==> build 67: inputs <==
Design udp_ipv4_tx, start of the top module:
module udp_ipv4_tx (
    input  wire             ap_clk,
    input  wire             ap_rst_n,
    input  wire  [31:0]     my_ip_addr,
    input  wire   [7:0]     ip_protocol,
    input  wire             s_axis_tx_meta_tvalid,
    output wire             s_axis_tx_meta_tready,
    input  wire [255:0]     s_axis_tx_meta_tdata,
    input  wire             s_axis_tx_data_tvalid,
    output wire             s_axis_tx_data_tready,
    input  wire  [63:0]     s_axis_tx_data_tdata,
    input  wire   [7:0]     s_axis_tx_data_tkeep,
    input  wire             s_axis_tx_data_tlast,
    output wire             m_axis_tx_data_tvalid,
    input  wire             m_axis_tx_data_tready,
    output wire   [63:0]    m_axis_tx_data_tdata,
    output wire    [7:0]    m_axis_tx_data_tkeep,
    output wire             m_axis_tx_data_tlast,
    output wire   [31:0]    datagrams_transmitted
);
==> flow/config.mk <==
export PLATFORM = sky130hd
export DESIGN_NAME = udp_ipv4_tx
export DESIGN_NICKNAME = udp_ipv4_tx
export VERILOG_FILES = /design/flow/design.v
export SDC_FILE = /design/flow/constraint.sdc
export NUM_CORES = 4
export LEC_CHECK = 0
export CAP_MARGIN = 20
export CORE_MARGIN = 2
export CORE_UTILIZATION = 72
export CTS_CLUSTER_DIAMETER = 394
export CTS_CLUSTER_SIZE = 14
export PLACE_DENSITY_LB_ADDON = 0.27
export SETUP_SLACK_MARGIN = 0.1
export SLEW_MARGIN = 20
==> flow/constraint.sdc <==
create_clock -name core_clock -period 1.17 [get_ports {ap_clk}]
set_input_delay 0.2340 -clock core_clock [delete_from_list [all_inputs] [get_ports {ap_clk}]]
set_output_delay 0.2340 -clock core_clock [all_outputs]
set_load 0.01 [all_outputs]
run.sh (not shown) runs the stock make flow with config.mk's settings and CLKGATE_MAP_FILE=.
==> trial 90 (differences from build 67) <==
Settings changed: CORE_UTILIZATION 72 to 27, CTS_CLUSTER_DIAMETER 394 to default, CTS_CLUSTER_SIZE 14 to default, PLACE_DENSITY from default to 0.6, PLACE_DENSITY_LB_ADDON 0.27 to default, SETUP_SLACK_MARGIN 0.1 to default.
==> flow/constraint.sdc (replaced) <==
create_clock -name core_clock -period 4.33 [get_ports {ap_clk}]
set_input_delay 0.8660 -clock core_clock [delete_from_list [all_inputs] [get_ports {ap_clk}]]
set_output_delay 0.8660 -clock core_clock [all_outputs]
set_load 0.01 [all_outputs]
==> trial 14 (differences from build 67) <==
Settings changed: CTS_CLUSTER_DIAMETER 394 to default, CTS_CLUSTER_SIZE 14 to 50, PLACE_DENSITY from default to 0.6, PLACE_DENSITY_LB_ADDON 0.27 to default, SETUP_SLACK_MARGIN 0.1 to -0.23.
==> flow/constraint.sdc (replaced) <==
create_clock -name core_clock -period 3.34 [get_ports {ap_clk}]
set_input_delay 0.6680 -clock core_clock [delete_from_list [all_inputs] [get_ports {ap_clk}]]
set_output_delay 0.6680 -clock core_clock [all_outputs]
set_load 0.01 [all_outputs]
==> build 49 (differences from build 67) <==
Settings changed: ABC_AREA from default to 1, CELL_PAD_IN_SITES_GLOBAL_PLACEMENT from default to 3, CORE_MARGIN 2 to 4, CORE_UTILIZATION 72 to 32, CTS_CLUSTER_DIAMETER 394 to default, CTS_CLUSTER_SIZE 14 to default, MAX_ROUTING_LAYER from default to met4, MIN_ROUTING_LAYER from default to met1, PLACE_DENSITY from default to 0.93, PLACE_DENSITY_LB_ADDON 0.27 to default, SETUP_SLACK_MARGIN 0.1 to 0.51.
==> flow/constraint.sdc (replaced) <==
create_clock -name core_clock -period 3.1 [get_ports {ap_clk}]
set_input_delay 0.6200 -clock core_clock [delete_from_list [all_inputs] [get_ports {ap_clk}]]
set_output_delay 0.6200 -clock core_clock [all_outputs]
set_load 0.01 [all_outputs]
==> comparison table <==
item                                                                    trial 90                    trial 14                        build 67        build 49
Number of endpoints with negative hold slack in the final report               0                           0                               -               0
Cell type taking the most area                                         registers                   registers                               -       registers
Clock insertion delay at the later pin of the skew report                 630 ps                      650 ps                               -          610 ps
Diodes inserted                                                                4                           9                               -               4
Critical path fanouts, max                                                    11                           5                               -               8
Final Non-Filler Cells                                                     4,353                       3,580                               -           4,457
Chip Area, Yosys                                                      25,500 um2                  25,500 um2                      25,500 um2      25,400 um2
Share of power burned in the clock network                                 40.4%                       34.7%                               -           36.2%
TritonCTS clock tree                                                        done                        done                               -            done
Pin count of the biggest net entering global routing                         138                         113                               -             143
Count of vias placed by the detailed router                                21.1k                       24.9k                               -           23.2k
Hold slack                                                                430 ps                      432 ps                               -          429 ps
Met3 track utilization from global routing                                 3.45%                       13.8%                               -           3.23%
Final core utilization                                                     34.4%                       89.8%                               -           43.2%
Share of the core filled by cells before placement                         27.3%                       73.5%                           73.5%           32.5%
Worst hold stages                                                              0                           0                               -               0
Syn Nets                                                                   3,224                       3,224                           3,224           3,440
# Cells Yosys                                                              2,842                       2,842                           2,842           3,058
Switching Fraction                                                         27.5%                       29.1%                               -           30.1%
Area share, top type                                                       38.9%                       38.9%                           38.9%           39.1%
Total buffers and inverters traversed by the critical path                     2                           2                               -               5
Status                                                            finished clean  complete, but fails checks                  did not finish  finished clean
Last stage reached                                                             -                           -  clock tree synthesis (4_1_cts)               -
Violated checks                                                                -                setup timing                               -               -
Simple Share, Synth                                                        16.8%                       16.8%                           16.8%           18.0%
Cts repair resizes                                                             0                           5                               -              57
Part of the cycle the worst path needs                                     91.6%                        104%                               -           97.7%
Starting DRT DRC Count                                                     1,782                       4,526                               -           1,948

---

==> branch harbor <==
udp_ipv4_tx again, from the RTL that the note above started with.
clock: 4.91 ns
lec_check: 0
abc_area: 1
cap_margin: 15
cell_pad_in_sites_detail_placement: 1
cell_pad_in_sites_global_placement: 0
core_aspect_ratio: 1.24
core_margin: 2
core_utilization: 45
cts_cluster_diameter: 100
cts_cluster_size: 31
gpl_routability_driven: 1
max_routing_layer: met4
min_routing_layer: met1
place_density_lb_addon: 0.26
setup_slack_margin: 1.12
slew_margin: 20
tns_end_percent: 35
==> branch raven (differences from branch harbor) <==
==> flow/config.mk (replaced) <==
export PLATFORM = sky130hd
export DESIGN_NAME = udp_ipv4_tx
export DESIGN_NICKNAME = udp_ipv4_tx
export VERILOG_FILES = /design/flow/design.v
export SDC_FILE = /design/flow/constraint.sdc
export NUM_CORES = 4
export LEC_CHECK = 0
export ABC_AREA = 1
export CAP_MARGIN = 20
export CELL_PAD_IN_SITES_DETAIL_PLACEMENT = 0
export CELL_PAD_IN_SITES_GLOBAL_PLACEMENT = 0
export CORE_ASPECT_RATIO = 1.24
export CORE_MARGIN = 2
export CORE_UTILIZATION = 72
export CTS_CLUSTER_DIAMETER = 29
export CTS_CLUSTER_SIZE = 17
export HOLD_SLACK_MARGIN = 0.3
export MAX_ROUTING_LAYER = met5
export MIN_ROUTING_LAYER = met1
export PLACE_DENSITY_LB_ADDON = 0.26
export SETUP_SLACK_MARGIN = 0.77
export SLEW_MARGIN = 20
==> flow/constraint.sdc (replaced) <==
create_clock -name core_clock -period 2.62 [get_ports {ap_clk}]
set_input_delay 0.5240 -clock core_clock [delete_from_list [all_inputs] [get_ports {ap_clk}]]
set_output_delay 0.5240 -clock core_clock [all_outputs]
set_load 0.01 [all_outputs]
==> summary of the runs <==
- Branch raven did not get past clock tree synthesis. Branch harbor finished with timing, DRC and antenna clean.
- Between branch raven and branch harbor, the lower die area is in branch raven (gap 37%, measured against branch harbor).
- In synthesized cell count, branch harbor and branch raven do not differ.
- In synthesized area, branch raven and branch harbor do not differ.
==> figures <==
metric                                                    branch harbor            branch raven
Outcome                                                  finished clean  stopped before the end
Stage where the flow stopped                                          -    clock tree synthesis
Cell count after placement                                         3915                    3725
Routability congestion estimate                                   0.890                   0.973
Die H                                                            268 um                  213 um
Full die area                                               58300 sq um             36800 sq um
Proportion of synthesized chip area in sequential cells           55.1%                   55.1%
Post-synthesis average cell area                             8.30 sq um              8.30 sq um
Mux share                                                            0%                      0%
Count of mapped cells out of synthesis                             3058                    3058
Core box area                                               55500 sq um             34700 sq um
Area of the mapped netlist                                  25400 sq um             25400 sq um
Placement row count                                                  96                      76
Worst slack, placed                                            0.870 ns               -0.419 ns
Horiz. Die Dim                                                   217 um                  173 um
Estimated wirelength of the detail-placed design                60.2 mm                 51.5 mm
Dominant cell area share                                          39.1%                   39.1%
Area post-placement                                         28700 sq um             29400 sq um
Pre-Place Util                                                    45.7%                   73.1%
Power and IR drop assume default switching activity.
